==> flow/design.v (excerpt) <==
module total_fir(total_out, x_in, clk);
	input clk;
	input signed[7:0]x_in;
	output signed[15:0]total_out;
	wire signed[7:0]c0 = 8'b0_0010001;
	wire signed[7:0]c1 = 8'b1_1010111;
	wire signed[7:0]c2 = 8'b0_0011000;
	wire signed[7:0]c3 = 8'b1_1000110;
	wire signed[7:0]c4 = 8'b1_0001100;
	wire signed[7:0]c5 = 8'b0_1010110;
	wire signed[7:0]c6 = 8'b1_0011010;
	wire signed[7:0]c7 = 8'b0_0111010;
	wire signed[7:0]c8 = 8'b1_1110000;
	wire signed[7:0]c9 = 8'b0_1111111;
	wire signed[7:0]c10 = 8'b0_0001111;
	wire signed[7:0]c11 = 8'b1_1110111;
	wire signed[7:0]c12 = 8'b1_1101011;
	wire signed[7:0]c13 = 8'b1_0110110;
	wire signed[7:0]c14 = 8'b1_0111100;
	wire signed[7:0]c15 = 8'b1_1010000;
	wire signed[7:0]in_a;
	wire signed[7:0]d1_eigh_out, d2_eigh_out, d3_eigh_out, d4_eigh_out, d5_eigh_out, d6_eigh_out,
					d7_eigh_out, d8_eigh_out, d9_eigh_out, d10_eigh_out, d11_eigh_out, d12_eigh_out,
					d13_eigh_out, d14_eigh_out, d15_eigh_out, d16_eigh_out;
	wire signed[13:0]m1_out, m2_out, m3_out, m4_out, m5_out, m6_out, m7_out, m8_out, m9_out, m10_out,
					m11_out, m12_out, m13_out, m14_out, m15_out, m16_out; 
	wire signed[13:0]d1_fort_out, d2_fort_out, d3_fort_out,  d4_fort_out, d5_fort_out, d6_fort_out,
					d7_fort_out, d8_fort_out, d9_fort_out, d10_fort_out, d11_fort_out, d12_fort_out,
					d13_fort_out, d14_fort_out, d15_fort_out, d16_fort_out;
	wire signed[15:0]a1_out, a2_out, a3_out, a4_out;
	wire signed[15:0]d1_sixt_out, d2_sixt_out, d3_sixt_out, d4_sixt_out;
	wire signed[17:0]total_tmp, a5_out;
	assign in_a = x_in;
	dff #(8) dff_1_eigh( .out_a(d1_eigh_out), .in_a(in_a), .clk(clk) );
	mul mul_1( .out(m1_out), .in_c(c15), .in_a(d1_eigh_out) );
	dff #(14) dff_1_fort( .out_a(d1_fort_out), .in_a(m1_out), .clk(clk) );
	dff #(8) dff_2_eigh( .out_a(d2_eigh_out), .in_a(d1_eigh_out), .clk(clk) );
	mul mul_2( .out(m2_out), .in_c(c14), .in_a(d2_eigh_out) );
	dff #(14) dff_2_fort( .out_a(d2_fort_out), .in_a(m2_out), .clk(clk) );
	dff #(8) dff_3_eigh( .out_a(d3_eigh_out), .in_a(d2_eigh_out), .clk(clk) );
	mul mul_3( .out(m3_out), .in_c(c13), .in_a(d3_eigh_out) );
	dff #(14) dff_3_fort( .out_a(d3_fort_out), .in_a(m3_out), .clk(clk) );
	dff #(8) dff_4_eigh( .out_a(d4_eigh_out), .in_a(d3_eigh_out), .clk(clk) );
  ...
For scale: ~3100 cells after synthesis, roughly 400 flip-flops, roughly 25 I/O pins, ~0.031 sq mm of cells after synthesis.
==> flow/config.mk <==
export PLATFORM = sky130hd
export DESIGN_NAME = total_fir
export DESIGN_NICKNAME = total_fir
export VERILOG_FILES = /design/flow/design.v
export SDC_FILE = /design/flow/constraint.sdc
export NUM_CORES = 4
export LEC_CHECK = 0
export CAP_MARGIN = 0
export CORE_MARGIN = 2
export CORE_UTILIZATION = 72
export CTS_CLUSTER_DIAMETER = 40
export PLACE_DENSITY = 0.67
export SETUP_SLACK_MARGIN = 0.97
export SLEW_MARGIN = 20
==> flow/constraint.sdc <==
create_clock -name core_clock -period 3.62 [get_ports {clk}]
set_input_delay 0.7240 -clock core_clock [delete_from_list [all_inputs] [get_ports {clk}]]
set_output_delay 0.7240 -clock core_clock [all_outputs]
set_load 0.01 [all_outputs]
run.sh (not shown) runs the stock make flow with config.mk's settings and CLKGATE_MAP_FILE=.
The starting point died in global routing (5_1_grt) on GRT-0232.
Then changed:
Settings changed: ABC_AREA set to 1, CAP_MARGIN 0 to 20, CORE_UTILIZATION 72 to 69, CTS_CLUSTER_DIAMETER 40 to 298, PLACE_DENSITY 0.67 to unset, SETUP_SLACK_MARGIN 0.97 to unset.
Clock period 3.62 ns to 2.88 ns, I/O delays scaled along.
What happened: The new run ended with an error in global routing (5_1_grt) on DPL-0038; die size climbs by roughly a tenth; area after synthesis climbs by a few percent; synthesized cell count goes up by about a fifth.
Then changed:
Settings changed: ABC_AREA 1 to unset, CORE_UTILIZATION 69 to 9, CTS_CLUSTER_DIAMETER 298 to unset.
Clock period 2.88 ns to 7.61 ns, I/O delays scaled along.
Outcome: This time the run produced a clean layout. Area after synthesis went down by 4.7%. Synthesized cell count goes down by 18%. Die size rises to 7.1 times its value.
Then changed:
Settings changed: CORE_UTILIZATION 9 to 40.
Clock period 7.61 ns to 4.42 ns, I/O delays scaled along.
Result: The new run finished clean. Synthesized area stays the same. Wire length decreases by 2.6%. Via count drops by 0.51%. Final cell count shrinks by about 45%. Die area fell by about 80%. Critical path depth is unchanged. Sequential share of layout area is higher by 2.6 points.

========
Setup of try-tundra:
The RTL this note starts from:
==> flow/design.v <==
module dff(out_a, in_a, clk);
	parameter bitwidth = 8;
	input signed[bitwidth - 1:0]in_a;
	input clk;
	output signed[bitwidth - 1:0]out_a;
	reg signed[bitwidth - 1:0]out_a;
	always@(posedge clk)
		out_a <= in_a;
 endmodule
module mul(out, in_c, in_a);
	input signed[7:0] in_a, in_c;
	output signed[13:0] out;
	wire signed[15:0]sum;
	assign sum = in_a * in_c;
	assign out = sum[15:2];
endmodule
module adder(sum, a, b, c, d);
	parameter bitwidth = 14;
	input signed[bitwidth - 1:0]a, b, c, d;
	output signed[bitwidth + 1:0]sum;
	assign sum = a + b + c + d;
endmodule
module total_fir(total_out, x_in, clk);
	input clk;
	input signed[7:0]x_in;
	output signed[15:0]total_out;
	wire signed[7:0]c0 = 8'b0_0010001;
	wire signed[7:0]c1 = 8'b1_1010111;
	wire signed[7:0]c2 = 8'b0_0011000;
	wire signed[7:0]c3 = 8'b1_1000110;
	wire signed[7:0]c4 = 8'b1_0001100;
	wire signed[7:0]c5 = 8'b0_1010110;
	wire signed[7:0]c6 = 8'b1_0011010;
	wire signed[7:0]c7 = 8'b0_0111010;
	wire signed[7:0]c8 = 8'b1_1110000;
	wire signed[7:0]c9 = 8'b0_1111111;
	wire signed[7:0]c10 = 8'b0_0001111;
	wire signed[7:0]c11 = 8'b1_1110111;
	wire signed[7:0]c12 = 8'b1_1101011;
	wire signed[7:0]c13 = 8'b1_0110110;
	wire signed[7:0]c14 = 8'b1_0111100;
	wire signed[7:0]c15 = 8'b1_1010000;
	wire signed[7:0]in_a;
	wire signed[7:0]d1_eigh_out, d2_eigh_out, d3_eigh_out, d4_eigh_out, d5_eigh_out, d6_eigh_out,
					d7_eigh_out, d8_eigh_out, d9_eigh_out, d10_eigh_out, d11_eigh_out, d12_eigh_out,
					d13_eigh_out, d14_eigh_out, d15_eigh_out, d16_eigh_out;
	wire signed[13:0]m1_out, m2_out, m3_out, m4_out, m5_out, m6_out, m7_out, m8_out, m9_out, m10_out,
					m11_out, m12_out, m13_out, m14_out, m15_out, m16_out; 
	wire signed[13:0]d1_fort_out, d2_fort_out, d3_fort_out,  d4_fort_out, d5_fort_out, d6_fort_out,
					d7_fort_out, d8_fort_out, d9_fort_out, d10_fort_out, d11_fort_out, d12_fort_out,
					d13_fort_out, d14_fort_out, d15_fort_out, d16_fort_out;
	wire signed[15:0]a1_out, a2_out, a3_out, a4_out;
	wire signed[15:0]d1_sixt_out, d2_sixt_out, d3_sixt_out, d4_sixt_out;
	wire signed[17:0]total_tmp, a5_out;
	assign in_a = x_in;
	dff #(8) dff_1_eigh( .out_a(d1_eigh_out), .in_a(in_a), .clk(clk) );
	mul mul_1( .out(m1_out), .in_c(c15), .in_a(d1_eigh_out) );
	dff #(14) dff_1_fort( .out_a(d1_fort_out), .in_a(m1_out), .clk(clk) );
	dff #(8) dff_2_eigh( .out_a(d2_eigh_out), .in_a(d1_eigh_out), .clk(clk) );
	mul mul_2( .out(m2_out), .in_c(c14), .in_a(d2_eigh_out) );
	dff #(14) dff_2_fort( .out_a(d2_fort_out), .in_a(m2_out), .clk(clk) );
	dff #(8) dff_3_eigh( .out_a(d3_eigh_out), .in_a(d2_eigh_out), .clk(clk) );
	mul mul_3( .out(m3_out), .in_c(c13), .in_a(d3_eigh_out) );
	dff #(14) dff_3_fort( .out_a(d3_fort_out), .in_a(m3_out), .clk(clk) );
	dff #(8) dff_4_eigh( .out_a(d4_eigh_out), .in_a(d3_eigh_out), .clk(clk) );
	mul mul_4( .out(m4_out), .in_c(c12), .in_a(d4_eigh_out) );
	dff #(14) dff_4_fort( .out_a(d4_fort_out), .in_a(m4_out), .clk(clk) );
	adder #(14) adder_1( .sum(a1_out), .a(d1_fort_out), .b(d2_fort_out), .c(d3_fort_out), .d(d4_fort_out) );
	dff #(16) dff_1_sixt( .out_a(d1_sixt_out), .in_a(a1_out), .clk(clk) );
	dff #(8) dff_5_eigh( .out_a(d5_eigh_out), .in_a(d4_eigh_out), .clk(clk) );
	mul mul_5( .out(m5_out), .in_c(c11), .in_a(d5_eigh_out) );
	dff #(14) dff_5_fort( .out_a(d5_fort_out), .in_a(m5_out), .clk(clk) );
	dff #(8) dff_6_eigh( .out_a(d6_eigh_out), .in_a(d5_eigh_out), .clk(clk) );
	mul mul_6( .out(m6_out), .in_c(c10), .in_a(d6_eigh_out) );
	dff #(14) dff_6_fort( .out_a(d6_fort_out), .in_a(m6_out), .clk(clk) );
	dff #(8) dff_7_eigh( .out_a(d7_eigh_out), .in_a(d6_eigh_out), .clk(clk) );
	mul mul_7( .out(m7_out), .in_c(c9), .in_a(d7_eigh_out) );
	dff #(14) dff_7_fort( .out_a(d7_fort_out), .in_a(m7_out), .clk(clk) );
	dff #(8) dff_8_eigh( .out_a(d8_eigh_out), .in_a(d7_eigh_out), .clk(clk) );
	mul mul_8( .out(m8_out), .in_c(c8), .in_a(d8_eigh_out) );
	dff #(14) dff_8_fort( .out_a(d8_fort_out), .in_a(m8_out), .clk(clk) );
	adder #(14) adder_2( .sum(a2_out), .a(d5_fort_out), .b(d6_fort_out), .c(d7_fort_out), .d(d8_fort_out) );
	dff #(16) dff_2_sixt( .out_a(d2_sixt_out), .in_a(a2_out), .clk(clk) );
	dff #(8) dff_9_eigh( .out_a(d9_eigh_out), .in_a(d8_eigh_out), .clk(clk) );
	mul mul_9( .out(m9_out), .in_c(c7), .in_a(d9_eigh_out) );
	dff #(14) dff_9_fort( .out_a(d9_fort_out), .in_a(m9_out), .clk(clk) );
	dff #(8) dff_10_eigh( .out_a(d10_eigh_out), .in_a(d9_eigh_out), .clk(clk) );
	mul mul_10( .out(m10_out), .in_c(c6), .in_a(d10_eigh_out) );
	dff #(14) dff_10_fort( .out_a(d10_fort_out), .in_a(m10_out), .clk(clk) );
	dff #(8) dff_11_eigh( .out_a(d11_eigh_out), .in_a(d10_eigh_out), .clk(clk) );
	mul mul_11( .out(m11_out), .in_c(c5), .in_a(d11_eigh_out) );
	dff #(14) dff_11_fort( .out_a(d11_fort_out), .in_a(m11_out), .clk(clk) );
	dff #(8) dff_12_eigh( .out_a(d12_eigh_out), .in_a(d11_eigh_out), .clk(clk) );
	mul mul_12( .out(m12_out), .in_c(c4), .in_a(d12_eigh_out) );
	dff #(14) dff_12_fort( .out_a(d12_fort_out), .in_a(m12_out), .clk(clk) );
	adder #(14) adder_3( .sum(a3_out), .a(d9_fort_out), .b(d10_fort_out), .c(d11_fort_out), .d(d12_fort_out) );
	dff #(16) dff_3_sixt( .out_a(d3_sixt_out), .in_a(a3_out), .clk(clk) );
	dff #(8) dff_13_eigh( .out_a(d13_eigh_out), .in_a(d12_eigh_out), .clk(clk) );
	mul mul_13( .out(m13_out), .in_c(c3), .in_a(d13_eigh_out) );
	dff #(14) dff_13_fort( .out_a(d13_fort_out), .in_a(m13_out), .clk(clk) );
	dff #(8) dff_14_eigh( .out_a(d14_eigh_out), .in_a(d13_eigh_out), .clk(clk) );
	mul mul_14( .out(m14_out), .in_c(c2), .in_a(d14_eigh_out) );
	dff #(14) dff_14_fort( .out_a(d14_fort_out), .in_a(m14_out), .clk(clk) );
	dff #(8) dff_15_eigh( .out_a(d15_eigh_out), .in_a(d14_eigh_out), .clk(clk) );
	mul mul_15( .out(m15_out), .in_c(c1), .in_a(d15_eigh_out) );
	dff #(14) dff_15_fort( .out_a(d15_fort_out), .in_a(m15_out), .clk(clk) );
	dff #(8) dff_16_eigh( .out_a(d16_eigh_out), .in_a(d15_eigh_out), .clk(clk) );
	mul mul_16( .out(m16_out), .in_c(c0), .in_a(d16_eigh_out) );
	dff #(14) dff_16_fort( .out_a(d16_fort_out), .in_a(m16_out), .clk(clk) );
	adder #(14) adder_4( .sum(a4_out), .a(d13_fort_out), .b(d14_fort_out), .c(d15_fort_out), .d(d16_fort_out) );
	dff #(16) dff_4_sixt( .out_a(d4_sixt_out), .in_a(a4_out), .clk(clk) );
	adder #(16) adder_5( .sum(a5_out), .a(d1_sixt_out), .b(d2_sixt_out), .c(d3_sixt_out), .d(d4_sixt_out) );
	dff #(18) dff_eighteen( .out_a(total_tmp), .in_a(a5_out), .clk(clk) );
	assign total_out = total_tmp[17:2];
endmodule
Settings: LEC_CHECK=0, ABC_AREA=0, CAP_MARGIN=20, CELL_PAD_IN_SITES_DETAIL_PLACEMENT=1, CELL_PAD_IN_SITES_GLOBAL_PLACEMENT=2, CORE_ASPECT_RATIO=1.81, CORE_MARGIN=4, CORE_UTILIZATION=21, CTS_CLUSTER_DIAMETER=349, GPL_ROUTABILITY_DRIVEN=1, GPL_TIMING_DRIVEN=0, MAX_ROUTING_LAYER=met4, MIN_ROUTING_LAYER=met2, PLACE_DENSITY_LB_ADDON=0.17, SLEW_MARGIN=10; clock period 3.55 ns.
Status try-tundra: flow complete, layout not clean - setup timing
Edits applied to the flow inputs when going from try-tundra to try-harbor:
Settings: GPL_TIMING_DRIVEN removed (was 0); PLACE_DENSITY_LB_ADDON removed (was 0.17); CELL_PAD_IN_SITES_GLOBAL_PLACEMENT removed (was 2); GPL_ROUTABILITY_DRIVEN removed (was 1); CORE_ASPECT_RATIO removed (was 1.81); SLEW_MARGIN changed from 10 to 20; MAX_ROUTING_LAYER removed (was met4); CTS_CLUSTER_DIAMETER removed (was 349); CELL_PAD_IN_SITES_DETAIL_PLACEMENT removed (was 1); MIN_ROUTING_LAYER removed (was met2); ABC_AREA removed (was 0); CORE_UTILIZATION changed from 21 to 40; CORE_MARGIN changed from 4 to 2; the clock period (ns, I/O delays scaled along) changed from 3.55 to 5.0.
Findings:
Both conditions hold for try-harbor: the flow ran to the end and the final layout passed the timing, DRC and antenna checks.
[compare] base=try-tundra new=try-harbor: final critical delay including setup and external delays climbed 450 ps.
